$ cat run.sh
#!/bin/bash
# the make line also repeats each setting of config.mk as NAME=value (left out here)
make -C /OpenROAD-flow-scripts/flow DESIGN_CONFIG=/design/flow/config.mk WORK_HOME=/design/flow/orfs CLKGATE_MAP_FILE= finish
$ cat config.mk
export PLATFORM = sky130hd
export DESIGN_NAME = alu
export DESIGN_NICKNAME = alu
export VERILOG_FILES = /design/flow/design.v
export SDC_FILE = /design/flow/constraint.sdc
export NUM_CORES = 4
export LEC_CHECK = 0
export ABC_AREA = 1
export CAP_MARGIN = 0
export CORE_ASPECT_RATIO = 0.68
export CORE_MARGIN = 2
export CORE_UTILIZATION = 72
export CTS_CLUSTER_DIAMETER = 313
export CTS_CLUSTER_SIZE = 97
export GPL_ROUTABILITY_DRIVEN = 0
export HOLD_SLACK_MARGIN = 0.29
export PLACE_DENSITY_LB_ADDON = 0.11
export SETUP_SLACK_MARGIN = 1.27
export SLEW_MARGIN = 40
$ cat constraint.sdc
create_clock -name core_clock -period 4.28 [get_ports {i_clk}]
set_input_delay 0.8560 -clock core_clock [delete_from_list [all_inputs] [get_ports {i_clk}]]
set_output_delay 0.8560 -clock core_clock [all_outputs]
set_load 0.01 [all_outputs]
$ cat design.v
module alu #(
	parameter INST_W = 4,
	parameter INT_W  = 6,
	parameter FRAC_W = 10,
	parameter DATA_W = INT_W + FRAC_W
)(
	input                      i_clk,
	input                      i_rst_n,
	input                      i_in_valid,
	output                     o_busy,
	input         [INST_W-1:0] i_inst,
	input  signed [DATA_W-1:0] i_data_a,
	input  signed [DATA_W-1:0] i_data_b,
	output                     o_out_valid,
	output        [DATA_W-1:0] o_data
);
	localparam SIGN_ADD = 4'b0000;
	localparam SIGN_SUB = 4'b0001;
	localparam SIGN_MUL = 4'b0010;
	localparam SOFTPLUS = 4'b0100;
	localparam XOR      = 4'b0101;
	localparam ARS      = 4'b0110;  
	localparam LEFT_ROT = 4'b0111;
	localparam CNT_L0   = 4'b1000;  
	localparam REV_M4   = 4'b1001;  
	localparam INIT     = 4'b1010;  
	localparam SIGN_ACC_1 = 4'b0011;
	localparam SIGN_ACC_2 = 4'b1011;
	localparam VECT_W    = 20;
	localparam VECT_SIZE = 16;
	reg [INST_W - 1: 0] current_state;
	reg [INST_W - 1: 0] next_state;
	reg                        o_busy_r;
	reg                        o_out_valid_r;
	reg        [DATA_W - 1: 0] o_data_r;
	wire                       o_busy_w;
	reg                        o_out_valid_w;
	reg        [DATA_W - 1: 0] o_data_w;
	reg signed [VECT_W - 1: 0] data_acc_old [VECT_SIZE - 1: 0];
	reg signed [VECT_W - 1: 0] data_acc_new [VECT_SIZE - 1: 0];
	reg signed [VECT_W - 1: 0] data_acc_out;
	reg signed [DATA_W - 1: 0] i_data_a_r;
	reg signed [DATA_W - 1: 0] i_data_b_r;
	reg need_saturate;
	integer i;
	assign o_busy       = o_busy_r;
	assign o_out_valid  = o_out_valid_r;
	assign o_data       = o_data_r;
	assign o_busy_w     = i_in_valid || current_state != INIT;
	always @ (*)
	begin
		data_acc_out  = 0;
		need_saturate = 0;
		begin
			case (current_state)
				SIGN_ADD:
				begin
					o_out_valid_w = 1;
					o_data_w      = add(i_data_a_r, i_data_b_r);
				end
				SIGN_SUB:
				begin
					o_out_valid_w = 1;
					o_data_w      = sub(i_data_a_r, i_data_b_r);
				end
				SIGN_MUL:
				begin
					o_out_valid_w = 1;
					o_data_w      = mul(i_data_a_r, i_data_b_r);
				end
				SIGN_ACC_1:
				begin
					o_out_valid_w = 0;
					o_data_w      = 0;
				end
				SIGN_ACC_2:
				begin
					data_acc_out = data_acc_new[i_data_a_r[$clog2(VECT_SIZE) - 1: 0]];
					if (data_acc_out[VECT_W - 1])
					begin
						need_saturate = (data_acc_out[(VECT_W - 1) - 1-: (VECT_W - DATA_W)] != {{(VECT_W - DATA_W){1'b1}}});
					end
					else
					begin
						need_saturate = (data_acc_out[(VECT_W - 1) - 1-: (VECT_W - DATA_W)] != {{(VECT_W - DATA_W){1'b0}}});
					end
					o_out_valid_w = 1;
					o_data_w      = (need_saturate) ?
										sat(data_acc_out[VECT_W - 1]) :
										data_acc_out[DATA_W - 1: 0];
				end
				SOFTPLUS:
				begin
					o_out_valid_w = 1;
					o_data_w      = softplus(i_data_a_r);
				end
				XOR:
				begin
					o_out_valid_w = 1;
					o_data_w      = exor(i_data_a_r, i_data_b_r);
				end
				ARS:
				begin
					o_out_valid_w = 1;
					o_data_w      = ars(i_data_a_r, i_data_b_r);
				end
				LEFT_ROT:
				begin
					o_out_valid_w = 1;
					o_data_w      = left_rot(i_data_a_r, i_data_b_r);
				end
				CNT_L0:
				begin
					o_out_valid_w = 1;
					o_data_w      = cnt_l0(i_data_a_r);
				end
				REV_M4:
				begin
					o_out_valid_w = 1;
					o_data_w      = rev_m4(i_data_a_r, i_data_b_r);
				end
				default:
				begin
					o_out_valid_w = 0;
					o_data_w      = 0;
				end
			endcase
		end
	end
	always @ (posedge i_clk or negedge i_rst_n)
	begin
		if (!i_rst_n)
		begin
			i_data_a_r <= 0;
			i_data_b_r <= 0;
		end
		else
		begin
			if (i_in_valid)
			begin
				i_data_a_r <= i_data_a;
				i_data_b_r <= i_data_b;
			end
			else
			begin
				i_data_a_r <= i_data_a_r;
				i_data_b_r <= i_data_b_r;
			end
		end
	end
	always @ (posedge i_clk or negedge i_rst_n)
	begin
		if (!i_rst_n)
		begin
			o_busy_r <= 1;
		end
		else
		begin
			o_busy_r <= o_busy_w;
		end
	end
	always @ (posedge i_clk or negedge i_rst_n)
	begin
		if (!i_rst_n)
		begin
			o_out_valid_r <= 0;
		end
		else
		begin
			o_out_valid_r <= o_out_valid_w;
		end
	end
	always @ (posedge i_clk or negedge i_rst_n)
	begin
		if (!i_rst_n)
		begin
			for (i = 0; i < VECT_SIZE; i = i + 1)
			begin
				data_acc_new[i] <= 0;
			end
		end
		else
		begin
			for (i = 0; i < VECT_SIZE; i = i + 1)
			begin
				if (current_state == SIGN_ACC_1 && i == i_data_a_r)
				begin
					data_acc_new[i] <= data_acc_old[i] + i_data_b_r;
				end
				else
				begin
					data_acc_new[i] <= data_acc_new[i];
				end
			end
		end
	end
	always @ (posedge i_clk or negedge i_rst_n)
	begin
		if (!i_rst_n)
		begin
			for (i = 0; i < VECT_SIZE; i = i + 1)
			begin
				data_acc_old[i] <= 0;
			end
		end
		else if (current_state == SIGN_ACC_2)
		begin
			for (i = 0; i < VECT_SIZE; i = i + 1)
			begin
				data_acc_old[i] <= data_acc_new[i];
			end
		end
	end
	always @ (posedge i_clk or negedge i_rst_n)
	begin
		if (!i_rst_n)
		begin
			current_state <= INIT;
		end
		else
		begin
			current_state <= next_state;
		end
	end
	always @ (*)
	begin
		case (current_state)
			INIT:
			begin
				if (i_in_valid)
				begin
					case (i_inst)
						SIGN_ADD:   next_state = SIGN_ADD;    
						SIGN_SUB:   next_state = SIGN_SUB;    
						SIGN_MUL:   next_state = SIGN_MUL;    
						SIGN_ACC_1: next_state = SIGN_ACC_1;  
						SOFTPLUS:   next_state = SOFTPLUS;    
						XOR:        next_state = XOR;         
						ARS:        next_state = ARS;         
						LEFT_ROT:   next_state = LEFT_ROT;    
						CNT_L0:     next_state = CNT_L0;      
						REV_M4:     next_state = REV_M4;      
						default:    next_state = INIT;        
					endcase
				end
				else
				begin
					next_state = INIT;
				end
			end
			SIGN_ACC_1:
			begin
				next_state = SIGN_ACC_2;
			end
			default:  next_state = INIT;
		endcase
	end
	always @ (posedge i_clk or negedge i_rst_n)
	begin
		if (!i_rst_n)
		begin
			o_data_r <= 0;
		end
		else
		begin
			o_data_r <= o_data_w;
		end
	end
	function automatic signed [DATA_W - 1: 0] add;
		input signed [DATA_W - 1: 0] a;
		input signed [DATA_W - 1: 0] b;
		reg signed [DATA_W - 1: 0] sum;
		reg                        is_overflow;
		begin
			sum = a + b;
			is_overflow = (a[DATA_W - 1] & b[DATA_W - 1] & ~sum[DATA_W - 1]) || (~a[DATA_W - 1] & ~b[DATA_W - 1] & sum[DATA_W - 1]);
			add = (is_overflow) ? sat(!sum[DATA_W - 1]) : sum;
		end
	endfunction
	function automatic signed [DATA_W - 1: 0] sub;
		input signed [DATA_W - 1: 0] a;
		input signed [DATA_W - 1: 0] b;
		reg signed [DATA_W - 1: 0] diff;
		reg                        is_overflow;
		begin
			diff = a - b;
			is_overflow = (a[DATA_W - 1] & ~b[DATA_W - 1] & ~diff[DATA_W - 1]) || (~a[DATA_W - 1] & b[DATA_W - 1] & diff[DATA_W - 1]);
			sub = (is_overflow) ? sat(!diff[DATA_W - 1]) : diff;
		end
	endfunction
	function automatic signed [DATA_W - 1: 0] mul;
		input signed [DATA_W - 1: 0] a;
		input signed [DATA_W - 1: 0] b;
		reg [2 * DATA_W: 0] prod;
		reg                 is_overflow;
		reg                 is_signed;
		begin
			prod = a * b;
			prod = rnd(prod, 9);
			is_signed = prod[2 * DATA_W];
			if (is_signed)
			begin
				is_overflow = (prod[(2 * DATA_W) - 1-: INT_W + 1] != {{(INT_W + 1){1'b1}}});
			end
			else
			begin
				is_overflow = (prod[(2 * DATA_W) - 1-: INT_W + 1] != {{(INT_W + 1){1'b0}}});
			end
			mul = prod[((2 * DATA_W) - INT_W - 1)-: DATA_W];
			mul = (is_overflow) ? sat(is_signed) : mul;
		end
	endfunction
	function automatic signed [DATA_W - 1: 0] softplus;
		input signed [DATA_W - 1: 0] a;
		reg signed [2 * DATA_W: 0] frac;
		reg signed  [INT_W - 1: 0] a_int;
		begin
			a_int = a[(DATA_W - 1)-: INT_W];
			if (a_int >= 'sd2)  
			begin
				softplus = a;
			end
			else if (a_int < 'sd2 && a_int >= 'sd0)  
			begin
				frac = a << 1;
				frac = frac + 12'b1000_0000_0000;
				frac = frac[DATA_W - 1: 0] * 16'hAAAB;
				frac = rnd(frac, 16);
				frac = frac >> 17;
				softplus = frac[DATA_W - 1: 0];
			end
			else if (a_int < 'sd0 && a_int >= -'sd1)  
			begin
				frac = a + 12'b1000_0000_0000;
				frac = frac[DATA_W - 1: 0] * 16'hAAAB;
				frac = rnd(frac, 16);
				frac = frac >> 17;
				softplus = frac[DATA_W - 1: 0];
			end
			else if (a_int < -'sd1 && a_int >= -'sd2)  
			begin
				frac = a << 1;
				frac = frac[DATA_W - 1: 0] + 14'b01_0100_0000_0000;
				frac = frac[DATA_W - 1: 0] * 16'hE38F;
				frac = rnd(frac, 18);
				frac = frac >> 19;
				softplus = frac[DATA_W - 1: 0];
			end
			else if (a_int < -'sd2 && a_int >= -'sd3)  
			begin
				frac = a + 12'b1100_0000_0000;
				frac = frac[DATA_W - 1: 0] * 16'hE38F;
				frac = rnd(frac, 18);
				frac = frac >> 19;
				softplus = frac[DATA_W - 1: 0];
			end
			else  
			begin
				softplus = 0;
			end
		end
	endfunction
	function automatic signed [DATA_W - 1: 0] exor;
		input signed [DATA_W - 1: 0] a;
		input signed [DATA_W - 1: 0] b;
		begin
			exor = a ^ b;
		end
	endfunction
	function automatic signed [DATA_W - 1: 0] ars;
		input signed [DATA_W - 1: 0] a;
		input signed [DATA_W - 1: 0] b;
		begin
			ars = a >>> b;
		end
	endfunction
	function automatic [DATA_W - 1: 0] left_rot;
		input [DATA_W - 1: 0] a;
		input [DATA_W - 1: 0] b;
		begin
			left_rot = (a << b) | (a >> (DATA_W - b));
		end
	endfunction
	function automatic [DATA_W - 1: 0] cnt_l0;
		input [DATA_W - 1: 0] a;
		reg [$clog2(DATA_W): 0] leading_one;
		integer i;
		begin
			if (a == 0)
			begin
				cnt_l0 = DATA_W;
			end
			else
			begin
				leading_one = 0;
				for (i = DATA_W - 1; i > 0; i = i - 1)
				begin
					if (a[i] && i > leading_one)
					begin
						leading_one = i;
					end
				end
				cnt_l0 = DATA_W - 1 - leading_one;
			end
		end
	endfunction
	function automatic [DATA_W - 1: 0] rev_m4;
		input [DATA_W - 1: 0] a;
		input [DATA_W - 1: 0] b;
		integer i;
		begin
			for (i = 0; i < 13; i = i + 1)
			begin
				rev_m4[i] = (a[i+: 4] == b[(DATA_W - 1 - i)-: 4]);
			end
			rev_m4[DATA_W - 1-: 3] = 0;
		end
	endfunction
	function automatic signed [DATA_W - 1: 0] sat;
		input is_signed;
		begin
			sat = (is_signed) ? 16'b1000_0000_0000_0000 : 16'b0111_1111_1111_1111;
		end
	endfunction
	function automatic signed [2 * DATA_W: 0] rnd;
		input signed [2 * DATA_W: 0] a;
		input    [$clog2(DATA_W): 0] rounding_bit;
		begin
			rnd = (a[rounding_bit]) ? a + (1'b1 << rounding_bit) : a;
		end
	endfunction
endmodule
==> impl_metrics.env, run 1 <==
# source this file to load flow results
export IMPL_cts_root_buf="clkbuf_16"
export IMPL_top_cell="nand2_1"
export IMPL_die_w_um=395.8
export IMPL_adder_share=0.2901
export IMPL_grt_total_usage=0.7536
export IMPL_rows=97
export IMPL_simple_gate_share=0.1977
export IMPL_synthFlopType="dfrtp_1"
export IMPL_synth_cell_types=69
export IMPL_yosys_top_cells_count="2403 x nand2_1, 1709 x inv_1, 937 x o21ai_0, 883 x ha_1, 691 x dfrtp_1"
export IMPL_synthDominantCellAreaShare=0.2301
export IMPL_dp_hpwl_um=228700
export IMPL_die_height_um=270.4
export IMPL_cts_buffer_depth=3
export IMPL_fp_util=0.7276
export IMPL_ys_warn_count=3
export IMPL_clkSinkCount=694
export IMPL_edf_count=0
export IMPL_cts_buffers=11
export IMPL_logic_family="adder cells"
export IMPL_ys_cells=9980
export IMPL_ys_sh_mux=0.0005495
export IMPL_ios=57
export IMPL_grt_overflow=22
export IMPL_status="did not finish"
export IMPL_synth_cells=9980
export IMPL_stop_stage="5_1_grt"
export IMPL_io_buffers=56
export IMPL_ys_sh_xor=0.03611
export IMPL_die_area_mm2=0.1070
export IMPL_core_area_mm2=0.1033
export IMPL_syn_nets=11440
export IMPL_error="[ERROR GRT-0232] Routing congestion too high. Check the congestion heatmap in the GUI."
export IMPL_aoi_share=0.1445
export IMPL_top_area_cell="dfrtp_1"
export IMPL_yosysChipArea_mm2=0.07515
export IMPL_top_cells_by_area="dfrtp_1 23%, ha_1 15%, fa_1 14%"
export IMPL_async_flop_share=1.000
export IMPL_ys_seq_share=0.2312
export IMPL_post_place_cells=12320
export IMPL_synth_avg_cell_area_um2=7.530
export IMPL_cts_htree_levels=1
export IMPL_ys_flops=694
export IMPL_syn_area_mm2=0.07515
## metrics by stage
| step | worst slack (ns) | utilization | area (µm²) |
|---|---|---|---|
| global placement | -3.176 | 0.8295 | 85670 |
| detailed placement | -3.436 | 0.8295 | 85680 |
| floorplan | -2.393 | - | 75610 |
| CTS | -2.658 | 0.8554 | 88350 |
## repair_timing
action,4_1_cts
buffers inserted,77
endpoints found under the setup margin,296
hold buffers,1
pin swaps,102
endpoints found under the hold margin,37
cloned,6
gates resized,402
## metal layers
| metal | GRT overflow | GRT usage |
|---|---|---|
| met4 | 11 | 0.6432 |
| met3 | 3 | 0.6700 |
| met2 | 7 | 0.8751 |
| met1 | 1 | 0.7652 |
| met5 | 0 | 0.5558 |
==> inputs of run 2 (changes only) <==
- CORE_ASPECT_RATIO: 0.68 -> unset
- CTS_CLUSTER_SIZE: 97 -> 92
- GPL_ROUTABILITY_DRIVEN: 0 -> unset
- SETUP_SLACK_MARGIN: 1.27 -> 1.14
- SLEW_MARGIN: 40 -> 20
==> impl_metrics.env, run 2 <==
# source this file to load flow results
export IMPL_status="did not finish"
export IMPL_stop_stage="5_1_grt"
export IMPL_error="[ERROR GRT-0232] Routing congestion too high. Check the congestion heatmap in the GUI."
export IMPL_ys_flops=694
export IMPL_io_buffers=56
export IMPL_synthFlopType="dfrtp_1"
export IMPL_syn_nets=11440
export IMPL_synth_avg_cell_area_um2=7.530
export IMPL_top_area_cell="dfrtp_1"
export IMPL_die_height_um=327.1
export IMPL_synth_cells=9980
export IMPL_gp_congestion=1.156
export IMPL_synthDominantCellAreaShare=0.2301
export IMPL_ys_sh_mux=0.0005495
export IMPL_grt_overflow=140
export IMPL_simple_gate_share=0.1977
export IMPL_dp_hpwl_um=228800
export IMPL_fp_util=0.7261
export IMPL_die_area_mm2=0.1070
export IMPL_synth_cell_types=69
export IMPL_yosys_top_cells_count="2403 x nand2_1, 1709 x inv_1, 937 x o21ai_0, 883 x ha_1, 691 x dfrtp_1"
export IMPL_ys_cells=9980
export IMPL_ys_sh_xor=0.03611
export IMPL_core_area_mm2=0.1035
export IMPL_die_w_um=327.1
export IMPL_cts_buffers=11
export IMPL_cts_htree_levels=1
export IMPL_ys_seq_share=0.2312
export IMPL_syn_area_mm2=0.07515
export IMPL_adder_share=0.2901
export IMPL_cts_root_buf="clkbuf_16"
export IMPL_grt_total_usage=0.7507
export IMPL_post_dp_cell_area_mm2=0.08668
export IMPL_clkSinkCount=694
export IMPL_cts_buffer_depth=3
export IMPL_ios=57
export IMPL_edf_count=0
export IMPL_async_flop_share=1.000
export IMPL_aoi_share=0.1445
export IMPL_rows=118
export IMPL_yosysChipArea_mm2=0.07515
export IMPL_ys_warn_count=3
export IMPL_top_cell="nand2_1"
export IMPL_logic_family="adder cells"
export IMPL_top_cells_by_area="dfrtp_1 23%, ha_1 15%, fa_1 14%"
==> run 2: layer usage <==
layer,overflow,track usage
met1,3,0.7596
met2,64,0.9171
met3,0,0.6103
met4,72,0.7062
met5,1,0.2786
==> run 2: stage by stage <==
stage	setup TNS, ns	setup slack, ns	instances	utilization	hold WS, ns
detailed placement	-46.43	-3.623	12420	0.8376	0.4632
CTS	-41.78	-2.720	12560	0.8723	0.5123
global placement	-43.42	-3.525	12420	0.8376	0.4578
floorplan	-37.11	-2.393	9980	-	0.4459
==> run 2: what timing repair did <==
action / CTS
hold buffers: 1
hold endpoints to repair: 28
gates cloned: 7
pin swaps: 208
setup endpoints to repair: 319
resized: 546
setup buffers: 122
==> inputs of run 3 (changes only) <==
- ABC_AREA: 1 -> unset
- CAP_MARGIN: 0 -> 20
- CTS_CLUSTER_DIAMETER: 313 -> unset
- CTS_CLUSTER_SIZE: 92 -> unset
- HOLD_SLACK_MARGIN: 0.29 -> unset
- PLACE_DENSITY: unset -> 0.67
- PLACE_DENSITY_LB_ADDON: 0.11 -> unset
- SETUP_SLACK_MARGIN: 1.14 -> 1.56
- clock period: 4.28 -> 6.32 ns (I/O delays scaled with it)
==> impl_metrics.env, run 3 <==
# source this file to load flow results
export IMPL_clock_latency_ns=0.68
export IMPL_final_max_slew_viol_count=0
export IMPL_syn_area_mm2=0.07053
export IMPL_fp_util=0.7283
export IMPL_start_kind="flip-flop"
export IMPL_reg2regPathDepth=29
export IMPL_cts_buffers=73
export IMPL_finalSetupViolCount=16
export IMPL_adder_share=0.3091
export IMPL_post_dp_cell_area_mm2=0.07903
export IMPL_top_cell="nand2_1"
export IMPL_crit_family="adder cells"
export IMPL_cts_hold_buf=0
export IMPL_status="failed layout checks"
export IMPL_grt_max_degree=177
export IMPL_ys_cells=8137
export IMPL_fin_util=0.8590
export IMPL_endpoint_kind="flip-flop"
export IMPL_drt_wl_total_um=283900
export IMPL_cts_tree="done"
export IMPL_drt_iter0_markers=12840
export IMPL_critPathLaunch="i_data_a_r[13]"
export IMPL_remaining_drc_errors=0
export IMPL_r2r_slack_ns=-1.40
export IMPL_num_vias=71670
export IMPL_ios=57
export IMPL_min_from="data_acc_old[8][17]"
export IMPL_rows=114
export IMPL_hold_depth=2
export IMPL_wl_met2_um=115300
export IMPL_core_area_mm2=0.09685
export IMPL_warnings=97
export IMPL_grt_total_usage=0.5440
export IMPL_die_w_um=317.0
export IMPL_yosys_top_cells_count="1673 x nand2_1, 891 x inv_1, 883 x ha_1, 691 x dfrtp_1, 537 x fa_1"
export IMPL_wl_per_cell_um=27.64
export IMPL_r2r_start="i_data_a_r[13]"
export IMPL_top_cells_by_area="dfrtp_1 25%, ha_1 16%, fa_1 15%"
export IMPL_worst_path_max_delay_cell="fa_1"
export IMPL_gp_congestion=1.092
export IMPL_clkSinkCount=694
export IMPL_grt_overflow=0
export IMPL_io_buffers=56
export IMPL_hold_viol=0
export IMPL_vias_per_cell=6.977
export IMPL_logic_family="adder cells"
export IMPL_nNetsFinal=10390
export IMPL_wirelength_met1_um=93990
export IMPL_syn_nets=9596
export IMPL_worstMarginPinSlew_ns=1.251
export IMPL_highest_layer="met5"
export IMPL_whs_ns=0.4809
export IMPL_yosysChipArea_mm2=0.07053
export IMPL_cp_max_fo=11
export IMPL_ys_sh_xor=0.05558
export IMPL_ys_seq_share=0.2463
export IMPL_grt_pass1_vias=71420
export IMPL_worstSetupPathDepth=29
export IMPL_period_used=1.221
export IMPL_ys_flops=694
export IMPL_rsz0062_at_grt="true"
export IMPL_r2r_end="o_data_r[12]"
export IMPL_fin_skew_ns=0.04001
export IMPL_synth_cell_types=115
export IMPL_fmax_mhz=129.5
export IMPL_ant_nets=0
export IMPL_wl_met3_um=50330
export IMPL_worst_path_buf_inv=8
export IMPL_cts_clk_slew_worst_paths_ns=0.06
export IMPL_synthFlopType="dfrtp_1"
export IMPL_drt_pass1_iterations=17
export IMPL_cts_root_buf="clkbuf_16"
export IMPL_simple_gate_share=0.1616
export IMPL_edf_count=0
export IMPL_cp_endpoint="o_data_r[12]"
export IMPL_die_height_um=317.0
export IMPL_antenna_found_initial=18
export IMPL_syn2layout_area_growth_pct=17.96
export IMPL_post_route_min_period_ns=7.719
export IMPL_slowest_delay_ns=0.61
export IMPL_drv_cap=0
export IMPL_ys_sh_mux=0.01068
export IMPL_async_flop_share=1.000
export IMPL_stdcell_area_mm2=0.08320
export IMPL_dp_hpwl_um=199700
export IMPL_hold_path_class="flip-flop to flip-flop"
export IMPL_synth_avg_cell_area_um2=8.668
export IMPL_synthDominantCellAreaShare=0.2452
export IMPL_cts_buffer_depth=3
export IMPL_check_faults="setup timing"
export IMPL_aoi_share=0.1523
export IMPL_cp_required_ns=6.85
export IMPL_hold_path_end="data_acc_old[8][17]"
export IMPL_critPathArrivalTime_ns=8.25
export IMPL_ys_warn_count=3
export IMPL_cts_htree_levels=3
export IMPL_top_area_cell="dfrtp_1"
export IMPL_grt_first_pass_wirelength_um=411600
export IMPL_path_class="flip-flop to flip-flop"
export IMPL_relSlewSlack=0.1658
export IMPL_synth_cells=8137
export IMPL_die_area_mm2=0.1005
export IMPL_setup_ws_ns=-1.399
[run 3: timing repair]
action,CTS,global route
setup endpoints to repair,22,33
buffers inserted,36,33
gates cloned,1,0
pin swaps,76,82
gates resized,125,131
endpoints found under the hold margin,0,0
[run 3: metrics by stage]
step	TNS (ns)	std cells	worst slack (ns)
floorplan	-13.71	8137	-0.9407
global placement	-14.68	10060	-0.9692
detailed placement	-18.28	10060	-1.302
CTS	-14.58	10230	-0.9665
global route	-21.94	10260	-1.477
finish	-19.51	10270	-1.399
[run 3: area by class of cell]
class,count,area [µm²]
Timing Repair Buffer,1019,8308
Clock inverter,31,346.6
Multi-Input combinational cell,6238,50020
Sequential cell,694,17400
Tap cell,1276,1597
Inverter,902,3411
Fill cell,4654,13650
Antenna cell,11,27.53
Clock buffer,102,2086
[run 3: layer usage]
layer | up-vias | GRT usage
li1 | 29040 | -
met4 | 40 | 0.3200
met1 | 33750 | 0.6611
met2 | 6591 | 0.7776
met5 | - | 0.02320
met3 | 2247 | 0.2703
==> inputs of run 4 (changes only) <==
- ABC_AREA: unset -> 1
- CELL_PAD_IN_SITES_DETAIL_PLACEMENT: unset -> 2
- CELL_PAD_IN_SITES_GLOBAL_PLACEMENT: unset -> 3
- CORE_UTILIZATION: 72 -> 56
- MIN_ROUTING_LAYER: unset -> met1
- PLACE_DENSITY: 0.67 -> unset
- PLACE_DENSITY_LB_ADDON: unset -> 0.17
- SETUP_SLACK_MARGIN: 1.56 -> unset
- clock period: 6.32 -> 6.81 ns (I/O delays scaled with it)
==> impl_metrics.env, run 4 <==
# source this file to load flow results
export IMPL_synthDominantCellAreaShare=0.2301
export IMPL_die_area_mm2=0.1371
export IMPL_synthFlopType="dfrtp_1"
export IMPL_synth_cell_types=69
export IMPL_ys_sh_mux=0.0005495
export IMPL_fp_util=0.5638
export IMPL_synth_cells=9980
export IMPL_yosys_top_cells_count="2403 x nand2_1, 1709 x inv_1, 937 x o21ai_0, 883 x ha_1, 691 x dfrtp_1"
export IMPL_die_height_um=370.3
export IMPL_synth_avg_cell_area_um2=7.530
export IMPL_status="did not finish"
export IMPL_aoi_share=0.1445
export IMPL_logic_family="adder cells"
export IMPL_async_flop_share=1.000
export IMPL_syn_nets=11440
export IMPL_die_w_um=370.3
export IMPL_edf_count=0
export IMPL_stop_stage="3_1_place_gp_skip_io"
export IMPL_ys_warn_count=3
export IMPL_top_cell="nand2_1"
export IMPL_yosysChipArea_mm2=0.07515
export IMPL_ys_seq_share=0.2312
export IMPL_simple_gate_share=0.1977
export IMPL_syn_area_mm2=0.07515
export IMPL_top_cells_by_area="dfrtp_1 23%, ha_1 15%, fa_1 14%"
export IMPL_adder_share=0.2901
export IMPL_ys_cells=9980
export IMPL_error="[ERROR FLW-0024] Place density exceeds 1.0 (current PLACE_DENSITY_LB_ADDON =  0.17). Please check if the value of  PLACE_DENSITY_LB_ADDON is between 0 and 0.99."
export IMPL_top_area_cell="dfrtp_1"
export IMPL_rows=134
export IMPL_ys_sh_xor=0.03611
export IMPL_core_area_mm2=0.1333
export IMPL_ys_flops=694
==> inputs of run 5 (changes only) <==
- CELL_PAD_IN_SITES_DETAIL_PLACEMENT: 2 -> 1
- CELL_PAD_IN_SITES_GLOBAL_PLACEMENT: 3 -> 2
- CORE_ASPECT_RATIO: unset -> 1.39
- CORE_MARGIN: 2 -> 3
- CORE_UTILIZATION: 56 -> 70
- CTS_CLUSTER_DIAMETER: unset -> 247
- CTS_CLUSTER_SIZE: unset -> 73
- GPL_ROUTABILITY_DRIVEN: unset -> 0
- MIN_ROUTING_LAYER: met1 -> met2
- PLACE_DENSITY: unset -> 0.42
- PLACE_DENSITY_LB_ADDON: 0.17 -> unset
- SETUP_SLACK_MARGIN: unset -> 1.25
- SLEW_MARGIN: 20 -> 30
- TNS_END_PERCENT: unset -> 85
- clock period: 6.81 -> 10.5 ns (I/O delays scaled with it)
==> impl_metrics.env, run 5 <==
# source this file to load flow results
export IMPL_top_area_cell="dfrtp_1"
export IMPL_adder_share=0.2901
export IMPL_syn_area_mm2=0.07515
export IMPL_async_flop_share=1.000
export IMPL_synthFlopType="dfrtp_1"
export IMPL_ys_sh_mux=0.0005495
export IMPL_synth_avg_cell_area_um2=7.530
export IMPL_yosys_top_cells_count="2403 x nand2_1, 1709 x inv_1, 937 x o21ai_0, 883 x ha_1, 691 x dfrtp_1"
export IMPL_aoi_share=0.1445
export IMPL_yosysChipArea_mm2=0.07515
export IMPL_die_area_mm2=0.1114
export IMPL_ys_sh_xor=0.03611
export IMPL_ys_seq_share=0.2312
export IMPL_rows=141
export IMPL_top_cell="nand2_1"
export IMPL_die_w_um=283.9
export IMPL_synth_cells=9980
export IMPL_core_area_mm2=0.1064
export IMPL_syn_nets=11440
export IMPL_top_cells_by_area="dfrtp_1 23%, ha_1 15%, fa_1 14%"
export IMPL_synthDominantCellAreaShare=0.2301
export IMPL_error="[ERROR GPL-0301] Utilization 131.826 % exceeds 100%."
export IMPL_stop_stage="3_1_place_gp_skip_io"
export IMPL_status="did not finish"
export IMPL_fp_util=0.7064
export IMPL_edf_count=0
export IMPL_synth_cell_types=69
export IMPL_ys_cells=9980
export IMPL_simple_gate_share=0.1977
export IMPL_ys_flops=694
export IMPL_die_height_um=392.3
export IMPL_logic_family="adder cells"
export IMPL_ys_warn_count=3
==> inputs of run 6 (changes only) <==
- ABC_AREA: 1 -> unset
- CAP_MARGIN: 20 -> 35
- CELL_PAD_IN_SITES_DETAIL_PLACEMENT: 1 -> unset
- CELL_PAD_IN_SITES_GLOBAL_PLACEMENT: 2 -> 3
- CORE_ASPECT_RATIO: 1.39 -> 1.71
- CORE_MARGIN: 3 -> 2
- CORE_UTILIZATION: 70 -> 25
- CTS_CLUSTER_DIAMETER: 247 -> 376
- CTS_CLUSTER_SIZE: 73 -> unset
- GPL_ROUTABILITY_DRIVEN: 0 -> unset
- HOLD_SLACK_MARGIN: unset -> 0.14
- MIN_ROUTING_LAYER: met2 -> unset
- PLACE_DENSITY: 0.42 -> unset
- PLACE_DENSITY_LB_ADDON: unset -> 0.17
- SETUP_SLACK_MARGIN: 1.25 -> unset
- SLEW_MARGIN: 30 -> 5
- TNS_END_PERCENT: 85 -> unset
- clock period: 10.5 -> 10.0 ns (I/O delays scaled with it)
==> impl_metrics.env, run 6 <==
# source this file to load flow results
export IMPL_fmax_mhz=106.8
export IMPL_top_cell="nand2_1"
export IMPL_top_area_cell="dfrtp_1"
export IMPL_edf_count=0
export IMPL_synthDominantCellAreaShare=0.2452
export IMPL_dp_hpwl_um=270100
export IMPL_r2r_end="o_data_r[10]"
export IMPL_remaining_drc_errors=0
export IMPL_hold_path_end="data_acc_old[13][12]"
export IMPL_hold_viol=0
export IMPL_ys_seq_share=0.2463
export IMPL_yosys_top_cells_count="1673 x nand2_1, 891 x inv_1, 883 x ha_1, 691 x dfrtp_1, 537 x fa_1"
export IMPL_cts_buffers=84
export IMPL_nNetsFinal=9624
export IMPL_cts_setup_buffers=0
export IMPL_endpoint_kind="flip-flop"
export IMPL_synth_cell_types=115
export IMPL_slowest_delay_ns=0.93
export IMPL_syn2layout_area_growth_pct=12.38
export IMPL_cts_tree="done"
export IMPL_drv_cap=0
export IMPL_ys_sh_xor=0.05558
export IMPL_final_max_slew_viol_count=0
export IMPL_fillers=30440
export IMPL_whs_ns=0.4775
export IMPL_clock_latency_ns=0.74
export IMPL_cts_clk_slew_worst_paths_ns=0.08
export IMPL_critPathArrivalTime_ns=9.97
export IMPL_adder_share=0.3091
export IMPL_warnings=82
export IMPL_r2r_start="i_data_a_r[12]"
export IMPL_cts_buffer_depth=3
export IMPL_cp_max_fo=22
export IMPL_ys_cells=8137
export IMPL_ys_flops=694
export IMPL_crit_family="adder cells"
export IMPL_ios=57
export IMPL_finalSetupViolCount=0
export IMPL_drt_wl_total_um=333200
export IMPL_start_kind="flip-flop"
export IMPL_cp_endpoint="o_data_r[10]"
export IMPL_critPathLaunch="i_data_a_r[12]"
export IMPL_cts_htree_levels=3
export IMPL_syn_nets=9596
export IMPL_cts_resized=0
export IMPL_rsz0062_at_grt="false"
export IMPL_fin_skew_ns=0.07079
export IMPL_die_area_mm2=0.2865
export IMPL_worst_path_buf_inv=3
export IMPL_post_dp_cell_area_mm2=0.07624
export IMPL_path_class="flip-flop to flip-flop"
export IMPL_num_vias=58160
export IMPL_crit_path_frequent_cell="fa_1"
export IMPL_period_used=0.9360
export IMPL_vias_per_cell=4.862
export IMPL_rows=255
export IMPL_cp_required_ns=10.62
export IMPL_wl_per_cell_um=27.85
export IMPL_core_area_mm2=0.2814
export IMPL_hold_path_class="flip-flop to flip-flop"
export IMPL_cts_root_buf="clkbuf_16"
export IMPL_hold_depth=2
export IMPL_reg2regPathDepth=23
export IMPL_antenna_found_initial=10
export IMPL_worst_path_max_delay_cell="dfrtp_2"
export IMPL_ys_warn_count=3
export IMPL_post_route_min_period_ns=9.360
export IMPL_worstPathCellList="inv_1 -> nor2_1 -> fa_1 -> inv_1 -> fa_1 -> fa_1 -> fa_1 -> fa_1 -> fa_1 -> inv_1 -> ha_1 -> a21oi_1 -> o21bai_1 -> a221oi_4 -> o2111ai_1 -> nand4_1 -> nand3_1 -> nor4_2 -> and4b_1 -> o22ai_1 -> a211oi_2 -> o21bai_1 -> o221ai_1"
export IMPL_worstSetupPathDepth=23
export IMPL_grt_first_pass_wirelength_um=470200
export IMPL_ys_sh_mux=0.01068
export IMPL_min_from="data_acc_old[13][12]"
export IMPL_grt_overflow=0
export IMPL_grt_total_usage=0.2316
export IMPL_syn_area_mm2=0.07053
export IMPL_synthFlopType="dfrtp_1"
export IMPL_yosysChipArea_mm2=0.07053
export IMPL_r2r_slack_ns=0.64
export IMPL_fp_util=0.2506
export IMPL_status="timing/DRC/antenna clean"
export IMPL_clkSinkCount=694
export IMPL_ant_nets=0
export IMPL_cts_hold_buf=0
export IMPL_stdcell_area_mm2=0.07927
export IMPL_async_flop_share=1.000
export IMPL_setup_tns_ns=0
export IMPL_worstMarginPinSlew_ns=1.115
export IMPL_simple_gate_share=0.1616
export IMPL_gp_congestion=0.9138
export IMPL_drt_pass1_iterations=5
export IMPL_io_buffers=56
export IMPL_relSlewSlack=0.2566
export IMPL_grt_max_degree=163
export IMPL_die_w_um=410.2
export IMPL_aoi_share=0.1523
export IMPL_top_cells_by_area="dfrtp_1 25%, ha_1 16%, fa_1 15%"
export IMPL_synth_avg_cell_area_um2=8.668
export IMPL_grt_pass1_vias=62870
export IMPL_die_height_um=698.6
export IMPL_logic_family="adder cells"
export IMPL_synth_cells=8137
export IMPL_drt_iter0_markers=3188
## run 6: layout make-up
cell class | instances | area (µm²) | area share
diodes | 2 | 5.005 | 0.00006314
clock buffers | 116 | 2417 | 0.03050
clock inverters | 40 | 601.8 | 0.007592
inverters | 902 | 3386 | 0.04271
multi-input cells | 6237 | 48660 | 0.6139
flip-flops and latches | 694 | 17410 | 0.2196
well taps | 3726 | 4662 | 0.05881
repair buffers | 246 | 2128 | 0.02685
## run 6: per-stage QoR
stage	worst slack, ns	instances	utilization
final	0.6401	11960	0.2817
after global routing	0.2406	11960	0.2817
after CTS	0.7082	11960	0.2817
after detailed placement	0.7789	11810	0.2709
after global placement	0.7869	11790	0.2703
after floorplan	1.305	8137	-
## run 6: routing by layer
layer,global-route usage,wire length [µm]
met3,0.01706,7168
met4,0.1820,31710
met2,0.4453,181000
met1,0.2256,113300
met5,0,0
==> inputs of run 7 (changes only) <==
- CAP_MARGIN: 35 -> 20
- CELL_PAD_IN_SITES_GLOBAL_PLACEMENT: 3 -> unset
- CORE_ASPECT_RATIO: 1.71 -> unset
- CORE_UTILIZATION: 25 -> 45
- CTS_CLUSTER_DIAMETER: 376 -> unset
- HOLD_SLACK_MARGIN: 0.14 -> unset
- PLACE_DENSITY_LB_ADDON: 0.17 -> unset
- SLEW_MARGIN: 5 -> 20
- clock period: 10.0 -> 6.75 ns (I/O delays scaled with it)
==> impl_metrics.env, run 7 <==
# source this file to load flow results
export IMPL_dp_hpwl_um=205800
export IMPL_check_faults="setup timing"
export IMPL_pre_cts_slack_ns=-0.9742
export IMPL_period_used=1.106
export IMPL_yosysChipArea_mm2=0.07053
export IMPL_top_cell="nand2_1"
export IMPL_die_w_um=399.9
export IMPL_antenna_found_initial=11
export IMPL_ys_seq_share=0.2463
export IMPL_hold_path_class="flip-flop to flip-flop"
export IMPL_ys_sh_xor=0.05558
export IMPL_hold_viol=0
export IMPL_clock_latency_ns=0.69
export IMPL_async_flop_share=1.000
export IMPL_synthFlopType="dfrtp_1"
export IMPL_grt_first_pass_wirelength_um=392700
export IMPL_worst_path_max_delay_cell="fa_1"
export IMPL_rows=145
export IMPL_grt_max_degree=181
export IMPL_cts_clk_slew_worst_paths_ns=0.07
export IMPL_die_height_um=399.9
export IMPL_hold_depth=2
export IMPL_reg2regPathDepth=27
export IMPL_min_from="data_acc_old[14][0]"
export IMPL_nNetsFinal=10390
export IMPL_relSlewSlack=0.1585
export IMPL_whs_ns=0.4764
export IMPL_ys_sh_mux=0.01068
export IMPL_wl_per_cell_um=23.60
export IMPL_slowest_delay_ns=0.57
export IMPL_fp_util=0.4521
export IMPL_synth_avg_cell_area_um2=8.668
export IMPL_ys_flops=694
export IMPL_hold_path_end="data_acc_old[14][0]"
export IMPL_ant_nets=0
export IMPL_ios=57
export IMPL_syn2layout_area_growth_pct=20.11
export IMPL_synthDominantCellAreaShare=0.2452
export IMPL_r2r_end="o_data_r[14]"
export IMPL_yosys_top_cells_count="1673 x nand2_1, 891 x inv_1, 883 x ha_1, 691 x dfrtp_1, 537 x fa_1"
export IMPL_r2r_start="i_data_a_r[11]"
export IMPL_rsz0062_at_grt="true"
export IMPL_path_class="flip-flop to flip-flop"
export IMPL_post_route_min_period_ns=7.464
export IMPL_finalSetupViolCount=16
export IMPL_core_area_mm2=0.1560
export IMPL_start_kind="flip-flop"
export IMPL_crit_family="adder cells"
export IMPL_synth_cells=8137
export IMPL_r2r_slack_ns=-0.71
export IMPL_cp_endpoint="o_data_r[14]"
export IMPL_worstMarginPinSlew_ns=1.249
export IMPL_fmax_mhz=134.0
export IMPL_final_max_slew_viol_count=0
export IMPL_logic_family="adder cells"
export IMPL_top_cells_by_area="dfrtp_1 25%, ha_1 16%, fa_1 15%"
export IMPL_remaining_drc_errors=0
export IMPL_aoi_share=0.1523
export IMPL_fin_skew_ns=0.03048
export IMPL_edf_count=0
export IMPL_cts_hold_buf=0
export IMPL_cp_max_fo=5
export IMPL_endpoint_kind="flip-flop"
export IMPL_cp_required_ns=7.31
export IMPL_drt_iter0_markers=5947
export IMPL_cts_tree="done"
export IMPL_cts_root_buf="clkbuf_16"
export IMPL_drt_wl_total_um=261000
export IMPL_grt_overflow=0
export IMPL_register_area_mm2=0.01741
export IMPL_worst_path_buf_inv=6
export IMPL_setup_ws_ns=-0.7135
export IMPL_die_area_mm2=0.1599
export IMPL_ys_cells=8137
export IMPL_syn_nets=9596
export IMPL_clkSinkCount=694
export IMPL_vias_per_cell=5.691
export IMPL_critPathArrivalTime_ns=8.03
export IMPL_top_area_cell="dfrtp_1"
export IMPL_simple_gate_share=0.1616
export IMPL_drv_cap=0
export IMPL_status="failed layout checks"
export IMPL_num_vias=62920
export IMPL_critPathLaunch="i_data_a_r[11]"
export IMPL_grt_total_usage=0.3271
export IMPL_ys_warn_count=3
export IMPL_crit_path_frequent_cell="fa_1"
export IMPL_logic_area_mm2=0.05020
export IMPL_warnings=100
export IMPL_synth_cell_types=115
export IMPL_worstSetupPathDepth=27
export IMPL_drt_pass1_iterations=6
export IMPL_fillers=14340
export IMPL_adder_share=0.3091
export IMPL_cts_buffer_depth=3
export IMPL_syn_area_mm2=0.07053
export IMPL_io_buffers=56
export IMPL_cts_buffers=81
export IMPL_setup_tns_ns=-8.754
export IMPL_cts_htree_levels=3
export IMPL_gp_congestion=0.9904
export IMPL_grt_pass1_vias=62780
run 7: repair_timing:
action / CTS / global route
buffers inserted: 72 / 10
endpoints found under the setup margin: 16 / 16
cloned: 1 / 0
resized: 261 / 47
pin swaps: 151 / 39
run 7: layout make-up:
type / instances / share of cell area
multi-input combinational: 6238 / 0.5926
timing repair buffer: 1012 / 0.09814
clock buffer: 112 / 0.02778
sequential: 694 / 0.2055
inverter: 902 / 0.04016
antenna: 4 / 0.0001182
tap: 2058 / 0.03040
clock inverter: 35 / 0.005361
run 7: stage by stage:
| step | area [µm²] | cells | utilization |
|---|---|---|---|
| after detailed placement | 79860 | 10820 | 0.5119 |
| after global placement | 79860 | 10820 | 0.5119 |
| after global routing | 84710 | 11050 | 0.5429 |
| after floorplan | 71040 | 8137 | - |
| after CTS | 84390 | 11040 | 0.5409 |
| final | 84720 | 11060 | 0.5430 |
run 7: layer usage:
layer / wire, µm / vias to the layer above / GRT usage / share of wire
li1: - / 29030 / - / -
met1: 113000 / 31290 / 0.4476 / 0.43
met2: 114900 / 2086 / 0.5058 / 0.44
met3: 19210 / 503 / 0.05623 / 0.074
met4: 13790 / 12 / 0.1495 / 0.053
met5: 76 / - / 0 / 0.00029
==> inputs of run 8 (changes only) <==
- CAP_MARGIN: 20 -> 15
- CORE_UTILIZATION: 45 -> 71
- SLEW_MARGIN: 20 -> 35
- clock period: 6.75 -> 6.84 ns (I/O delays scaled with it)
==> impl_metrics.env, run 8 <==
# source this file to load flow results
export IMPL_status="failed layout checks"
export IMPL_check_faults="setup timing"
export IMPL_r2r_end="o_data_r[3]"
export IMPL_syn_area_mm2=0.07053
export IMPL_synthFlopType="dfrtp_1"
export IMPL_gp_congestion=1.131
export IMPL_hold_depth=2
export IMPL_cts_clk_slew_worst_paths_ns=0.08
export IMPL_drt_iter0_markers=11720
export IMPL_top_cell="nand2_1"
export IMPL_simple_gate_share=0.1616
export IMPL_post_dp_cell_area_mm2=0.07817
export IMPL_worst_path_max_delay_cell="xnor2_2"
export IMPL_ys_sh_mux=0.01068
export IMPL_core_area_mm2=0.09842
export IMPL_syn_nets=9596
export IMPL_die_height_um=319.2
export IMPL_worstMarginPinSlew_ns=1.163
export IMPL_stdcell_area_mm2=0.08292
export IMPL_synth_cells=8137
export IMPL_fp_util=0.7166
export IMPL_crit_family="adder cells"
export IMPL_period_used=1.206
export IMPL_yosys_top_cells_count="1673 x nand2_1, 891 x inv_1, 883 x ha_1, 691 x dfrtp_1, 537 x fa_1"
export IMPL_vias_per_cell=7.090
export IMPL_ios=57
export IMPL_top_cells_by_area="dfrtp_1 25%, ha_1 16%, fa_1 15%"
export IMPL_wl_per_cell_um=28.66
export IMPL_synthDominantCellAreaShare=0.2452
export IMPL_drt_wl_total_um=292700
export IMPL_ant_nets=0
export IMPL_ys_sh_xor=0.05558
export IMPL_logic_family="adder cells"
export IMPL_synth_cell_types=115
export IMPL_remaining_drc_errors=0
export IMPL_cp_max_fo=6
export IMPL_start_kind="flip-flop"
export IMPL_register_area_mm2=0.01740
export IMPL_io_buffers=56
export IMPL_r2r_slack_ns=-1.41
export IMPL_aoi_share=0.1523
export IMPL_cp_required_ns=7.35
export IMPL_rsz0062_at_grt="true"
export IMPL_grt_max_degree=200
export IMPL_whs_ns=0.4829
export IMPL_grt_overflow=0
export IMPL_reg2regPathDepth=29
export IMPL_hold_path_end="data_acc_old[0][4]"
export IMPL_min_from="data_acc_old[0][4]"
export IMPL_cts_buffer_depth=3
export IMPL_die_w_um=319.2
export IMPL_cts_htree_levels=3
export IMPL_relSlewSlack=0.2247
export IMPL_grt_first_pass_wirelength_um=420900
export IMPL_grt_pass1_vias=72940
export IMPL_wirelength_met1_um=94750
export IMPL_yosysChipArea_mm2=0.07053
export IMPL_cts_buffers=76
export IMPL_worstSetupPathDepth=29
export IMPL_antenna_found_initial=23
export IMPL_fillers=5035
export IMPL_final_max_slew_viol_count=0
export IMPL_hold_path_class="flip-flop to flip-flop"
export IMPL_critPathArrivalTime_ns=8.76
export IMPL_cts_tree="done"
export IMPL_wl_met3_um=48930
export IMPL_die_area_mm2=0.1019
export IMPL_setup_tns_ns=-19.87
export IMPL_worst_path_buf_inv=8
export IMPL_drt_pass1_iterations=14
export IMPL_logic_area_mm2=0.05015
export IMPL_r2r_start="i_data_a_r[11]"
export IMPL_top_area_cell="dfrtp_1"
export IMPL_highest_layer="met5"
export IMPL_async_flop_share=1.000
export IMPL_ys_flops=694
export IMPL_cts_hold_buf=0
export IMPL_warnings=101
export IMPL_finalSetupViolCount=16
export IMPL_ys_cells=8137
export IMPL_num_vias=72410
export IMPL_synth_avg_cell_area_um2=8.668
export IMPL_rows=115
export IMPL_cp_endpoint="o_data_r[3]"
export IMPL_fin_skew_ns=0.04855
export IMPL_clock_latency_ns=0.69
export IMPL_fmax_mhz=121.2
export IMPL_hold_viol=0
export IMPL_wl_met2_um=119000
export IMPL_post_route_min_period_ns=8.251
export IMPL_path_class="flip-flop to flip-flop"
export IMPL_nNetsFinal=10310
export IMPL_slowest_delay_ns=0.81
export IMPL_syn2layout_area_growth_pct=17.56
export IMPL_setup_ws_ns=-1.411
export IMPL_critPathLaunch="i_data_a_r[11]"
export IMPL_grt_total_usage=0.5434
export IMPL_dp_hpwl_um=201900
export IMPL_ys_warn_count=3
export IMPL_adder_share=0.3091
export IMPL_endpoint_kind="flip-flop"
export IMPL_clkSinkCount=694
export IMPL_ys_seq_share=0.2463
export IMPL_edf_count=0
export IMPL_cts_root_buf="clkbuf_16"
export IMPL_drv_cap=0
-- run 8: cell type report --
class	count	share of cell area
multi-input combinational	6237	0.6049
inverter	902	0.04104
sequential	694	0.2099
clock buffer	111	0.02681
clock inverter	27	0.004799
tap	1287	0.01942
timing repair buffer	938	0.09270
antenna	17	0.0005131
-- run 8: stage by stage --
stage / utilization / std cells / setup WS, ns
2_1_floorplan: - / 8137 / -0.4247
3_3_place_gp: 0.7935 / 9972 / -0.5871
3_5_place_dp: 0.7942 / 9975 / -0.8361
4_1_cts: 0.8302 / 10160 / -0.5388
5_1_grt: 0.8421 / 10200 / -1.824
6_report: 0.8425 / 10210 / -1.411
-- run 8: layer usage --
layer / vias to the layer above / track usage
met1: 34000 / 0.6348
li1: 28890 / -
met5: - / 0.01466
met4: 48 / 0.3823
met2: 6863 / 0.7917
met3: 2612 / 0.2497
-- run 8: repair_timing --
action	CTS	global route
setup endpoints to repair	16	16
pin swaps	82	121
gates resized	115	179
gates cloned	0	0
setup buffers	48	33
==> inputs of run 9 (changes only) <==
- CAP_MARGIN: 15 -> 20
- CORE_UTILIZATION: 71 -> 45
- SLEW_MARGIN: 35 -> 20
- clock period: 6.84 -> 10.0 ns (I/O delays scaled with it)
==> impl_metrics.env, run 9 <==
# source this file to load flow results
export IMPL_syn2layout_area_growth_pct=8.911
export IMPL_cp_endpoint="o_data_r[0]"
export IMPL_grt_first_pass_wirelength_um=373900
export IMPL_whs_ns=0.4647
export IMPL_grt_pass1_vias=58930
export IMPL_gp_congestion=1.079
export IMPL_async_flop_share=1.000
export IMPL_status="timing/DRC/antenna clean"
export IMPL_crit_path_frequent_cell="fa_1"
export IMPL_core_area_mm2=0.1560
export IMPL_top_area_cell="dfrtp_1"
export IMPL_worstSetupPathDepth=22
export IMPL_final_max_slew_viol_count=0
export IMPL_syn_nets=9596
export IMPL_synthDominantCellAreaShare=0.2452
export IMPL_syn_area_mm2=0.07053
export IMPL_hold_viol=0
export IMPL_ys_warn_count=3
export IMPL_cts_buffers=86
export IMPL_relSlewSlack=0.2192
export IMPL_top_cells_by_area="dfrtp_1 25%, ha_1 16%, fa_1 15%"
export IMPL_edf_count=0
export IMPL_nNetsFinal=9574
export IMPL_path_class="flip-flop to flip-flop"
export IMPL_slowest_delay_ns=1.09
export IMPL_rsz0062_at_grt="false"
export IMPL_vias_per_cell=5.829
export IMPL_cts_hold_buf=0
export IMPL_die_height_um=399.9
export IMPL_yosys_top_cells_count="1673 x nand2_1, 891 x inv_1, 883 x ha_1, 691 x dfrtp_1, 537 x fa_1"
export IMPL_start_kind="flip-flop"
export IMPL_ant_nets=0
export IMPL_synth_cell_types=115
export IMPL_worst_path_max_delay_cell="dfrtp_1"
export IMPL_worstMarginPinSlew_ns=1.171
export IMPL_worstPathCellList="ha_1 -> fa_1 -> fa_1 -> fa_1 -> fa_1 -> inv_1 -> fa_1 -> inv_1 -> fa_1 -> ha_1 -> a21oi_1 -> nand3_1 -> a31oi_2 -> o21ai_1 -> xor2_1 -> nand4_4 -> nor4_4 -> nor4b_1 -> o21ai_1 -> a211oi_2 -> o21bai_1 -> o221ai_1"
export IMPL_crit_family="adder cells"
export IMPL_grt_max_degree=160
export IMPL_die_area_mm2=0.1599
export IMPL_cts_htree_levels=3
export IMPL_rows=145
export IMPL_hold_path_class="flip-flop to flip-flop"
export IMPL_r2r_end="o_data_r[0]"
export IMPL_cts_root_buf="clkbuf_16"
export IMPL_drv_cap=0
export IMPL_cts_buffer_depth=3
export IMPL_cts_clk_slew_worst_paths_ns=0.06
export IMPL_ys_sh_mux=0.01068
export IMPL_remaining_drc_errors=0
export IMPL_logic_family="adder cells"
export IMPL_post_route_min_period_ns=9.147
export IMPL_ys_flops=694
export IMPL_drt_wl_total_um=249400
export IMPL_cts_tree="done"
export IMPL_wl_per_cell_um=24.34
export IMPL_setup_tns_ns=0
export IMPL_yosysChipArea_mm2=0.07053
export IMPL_synthFlopType="dfrtp_1"
export IMPL_critPathLaunch="i_data_a_r[6]"
export IMPL_finalSetupViolCount=0
export IMPL_drt_iter0_markers=5516
export IMPL_hold_depth=2
export IMPL_endpoint_kind="flip-flop"
export IMPL_cp_max_fo=13
export IMPL_grt_total_usage=0.3114
export IMPL_cp_required_ns=10.62
export IMPL_drt_pass1_iterations=7
export IMPL_reg2regPathDepth=22
export IMPL_min_from="data_acc_new[1][2]"
export IMPL_synth_cells=8137
export IMPL_ys_seq_share=0.2463
export IMPL_critPathArrivalTime_ns=9.77
export IMPL_period_used=0.9147
export IMPL_r2r_slack_ns=0.85
export IMPL_cts_resized=0
export IMPL_warnings=91
export IMPL_worst_path_buf_inv=2
export IMPL_fp_util=0.4521
export IMPL_clkSinkCount=694
export IMPL_grt_overflow=0
export IMPL_top_cell="nand2_1"
export IMPL_fmax_mhz=109.3
export IMPL_ios=57
export IMPL_io_buffers=56
export IMPL_die_w_um=399.9
export IMPL_adder_share=0.3091
export IMPL_simple_gate_share=0.1616
export IMPL_num_vias=59720
export IMPL_ys_cells=8137
export IMPL_dp_hpwl_um=192400
export IMPL_antenna_found_initial=7
export IMPL_cts_setup_buffers=0
export IMPL_fin_skew_ns=0.08448
export IMPL_synth_avg_cell_area_um2=8.668
export IMPL_aoi_share=0.1523
export IMPL_fillers=14940
export IMPL_ys_sh_xor=0.05558
export IMPL_r2r_start="i_data_a_r[6]"
export IMPL_clock_latency_ns=0.73
export IMPL_hold_path_end="data_acc_old[1][2]"
## run 9: final cells by class
type / instances / area, µm² / area share
Antenna cell: 2 / 5.005 / 0.00006515
Clock buffer: 130 / 2608 / 0.03394
Clock inverter: 28 / 539.3 / 0.007020
Inverter: 902 / 3386 / 0.04408
Multi-Input combinational cell: 6237 / 48640 / 0.6333
Sequential cell: 694 / 17390 / 0.2264
Tap cell: 2058 / 2575 / 0.03352
Timing Repair Buffer: 194 / 1672 / 0.02176
## run 9: routing by layer
metal | part of all wire | wire length [µm] | vias up | track usage
met5 | 0.000052 | 13 | - | 0
met3 | 0.079 | 19640 | 418 | 0.05075
li1 | - | - | 27430 | -
met1 | 0.44 | 110600 | 29700 | 0.4436
met4 | 0.042 | 10540 | 2 | 0.1191
met2 | 0.44 | 108600 | 2175 | 0.4739
## run 9: through the flow
stage          utilization  cell area, µm²  setup slack (ns)  std cells
2_1_floorplan            -           70530             1.305       8137
3_3_place_gp        0.4721           73660             1.139      10090
3_5_place_dp        0.4721           73660             1.025      10090
4_1_cts             0.4923           76810            0.9750      10240
5_1_grt             0.4923           76810            0.4799      10240
6_report            0.4923           76820            0.8532      10250
==> inputs of run 10 (changes only) <==
- CAP_MARGIN: 20 -> 35
- CORE_ASPECT_RATIO: unset -> 1.71
- CORE_UTILIZATION: 45 -> 40
- HOLD_SLACK_MARGIN: unset -> 0.14
- PLACE_DENSITY_LB_ADDON: unset -> 0.17
- SLEW_MARGIN: 20 -> 5
==> impl_metrics.env, run 10 <==
# source this file to load flow results
export IMPL_status="timing/DRC/antenna clean"
export IMPL_antenna_found_initial=21
export IMPL_cp_endpoint="o_data_r[10]"
export IMPL_fin_skew_ns=0.03965
export IMPL_cts_setup_buffers=0
export IMPL_async_flop_share=1.000
export IMPL_grt_overflow=0
export IMPL_logic_family="adder cells"
export IMPL_ys_cells=8137
export IMPL_ys_seq_share=0.2463
export IMPL_critPathArrivalTime_ns=9.71
export IMPL_hold_path_end="data_acc_old[9][3]"
export IMPL_slowest_delay_ns=0.91
export IMPL_dp_hpwl_um=228100
export IMPL_grtUsageMet3=0.04394
export IMPL_busiest_layer="met2"
export IMPL_cp_max_fo=16
export IMPL_r2r_slack_ns=0.87
export IMPL_synth_cells=8137
export IMPL_ys_warn_count=3
export IMPL_synth_avg_cell_area_um2=8.668
export IMPL_worst_path_buf_inv=7
export IMPL_cts_buffer_depth=3
export IMPL_ys_sh_mux=0.01068
export IMPL_endpoint_kind="flip-flop"
export IMPL_hold_viol=0
export IMPL_setup_tns_ns=0
export IMPL_grt_first_pass_wirelength_um=416100
export IMPL_remaining_drc_errors=0
export IMPL_hold_path_class="flip-flop to flip-flop"
export IMPL_cts_clk_slew_worst_paths_ns=0.07
export IMPL_worstMarginPinSlew_ns=1.285
export IMPL_syn_nets=9596
export IMPL_simple_gate_share=0.1616
export IMPL_wl_per_cell_um=27.32
export IMPL_top_cell="nand2_1"
export IMPL_yosysChipArea_mm2=0.07053
export IMPL_start_kind="flip-flop"
export IMPL_r2r_end="o_data_r[10]"
export IMPL_cts_tree="done"
export IMPL_gp_congestion=1.016
export IMPL_vias_per_cell=5.650
export IMPL_rows=201
export IMPL_cts_htree_levels=3
export IMPL_core_area_mm2=0.1753
export IMPL_final_max_slew_viol_count=0
export IMPL_fmax_mhz=109.6
export IMPL_groute_layer_met2_usage=0.5601
export IMPL_io_buffers=56
export IMPL_cts_hold_buf=0
export IMPL_relSlewSlack=0.1434
export IMPL_syn_area_mm2=0.07053
export IMPL_worstSetupPathDepth=27
export IMPL_aoi_share=0.1523
export IMPL_finalSetupViolCount=0
export IMPL_clock_latency_ns=0.68
export IMPL_ys_flops=694
export IMPL_path_class="flip-flop to flip-flop"
export IMPL_die_height_um=553.1
export IMPL_grt_use_met1=0.3107
export IMPL_ios=57
export IMPL_crit_family="adder cells"
export IMPL_synth_cell_types=115
export IMPL_cts_root_buf="clkbuf_16"
export IMPL_edf_count=0
export IMPL_ant_nets=0
export IMPL_whs_ns=0.4717
export IMPL_grt_pass1_vias=61640
export IMPL_fp_util=0.4024
export IMPL_yosys_top_cells_count="1673 x nand2_1, 891 x inv_1, 883 x ha_1, 691 x dfrtp_1, 537 x fa_1"
export IMPL_grt_total_usage=0.3189
export IMPL_cts_resized=0
export IMPL_drt_pass1_iterations=6
export IMPL_die_area_mm2=0.1798
export IMPL_nNetsFinal=9586
export IMPL_warnings=96
export IMPL_num_vias=59480
export IMPL_top_cells_by_area="dfrtp_1 25%, ha_1 16%, fa_1 15%"
export IMPL_critPathLaunch="i_data_a_r[6]"
export IMPL_min_from="data_acc_new[9][3]"
export IMPL_adder_share=0.3091
export IMPL_cp_required_ns=10.58
export IMPL_clkSinkCount=694
export IMPL_post_route_min_period_ns=9.127
export IMPL_grt_max_degree=173
export IMPL_worst_path_max_delay_cell="dfrtp_1"
export IMPL_period_used=0.9127
export IMPL_top_area_cell="dfrtp_1"
export IMPL_cts_buffers=73
export IMPL_crit_path_frequent_cell="inv_1"
export IMPL_reg2regPathDepth=27
export IMPL_drt_iter0_markers=4360
export IMPL_synthFlopType="dfrtp_1"
export IMPL_die_w_um=325.1
export IMPL_ys_sh_xor=0.05558
export IMPL_synthDominantCellAreaShare=0.2452
export IMPL_rsz0062_at_grt="false"
export IMPL_hold_depth=2
export IMPL_drt_wl_total_um=287600
export IMPL_syn2layout_area_growth_pct=9.053
export IMPL_r2r_start="i_data_a_r[6]"
export IMPL_drv_cap=0
[run 10: per-stage QoR]
stage | worst slack [ns] | utilization | cells | cell area [µm²]
floorplan | 1.305 | - | 8137 | 70530
global placement | 0.9595 | 0.4226 | 10370 | 74070
detailed placement | 0.9357 | 0.4238 | 10380 | 74280
CTS | 0.8772 | 0.4383 | 10510 | 76830
global route | 0.4211 | 0.4387 | 10520 | 76890
finish | 0.8734 | 0.4388 | 10530 | 76920
[run 10: metal layers]
| metal | part of all wire | up-vias |
|---|---|---|
| met2 | 0.50 | 1957 |
| met5 | 0.000087 | - |
| met3 | 0.046 | 885 |
| li1 | - | 27430 |
| met4 | 0.13 | 4 |
| met1 | 0.33 | 29200 |
[run 10: cell type report]
class | count | area [µm²]
clock inverter | 31 | 496.7
clock buffer | 97 | 2048
fill | 17420 | 98370
tap | 2334 | 2920
multi-input combinational | 6237 | 48650
timing repair buffer | 219 | 1992
sequential | 694 | 17390
antenna | 12 | 30.03
inverter | 902 | 3386
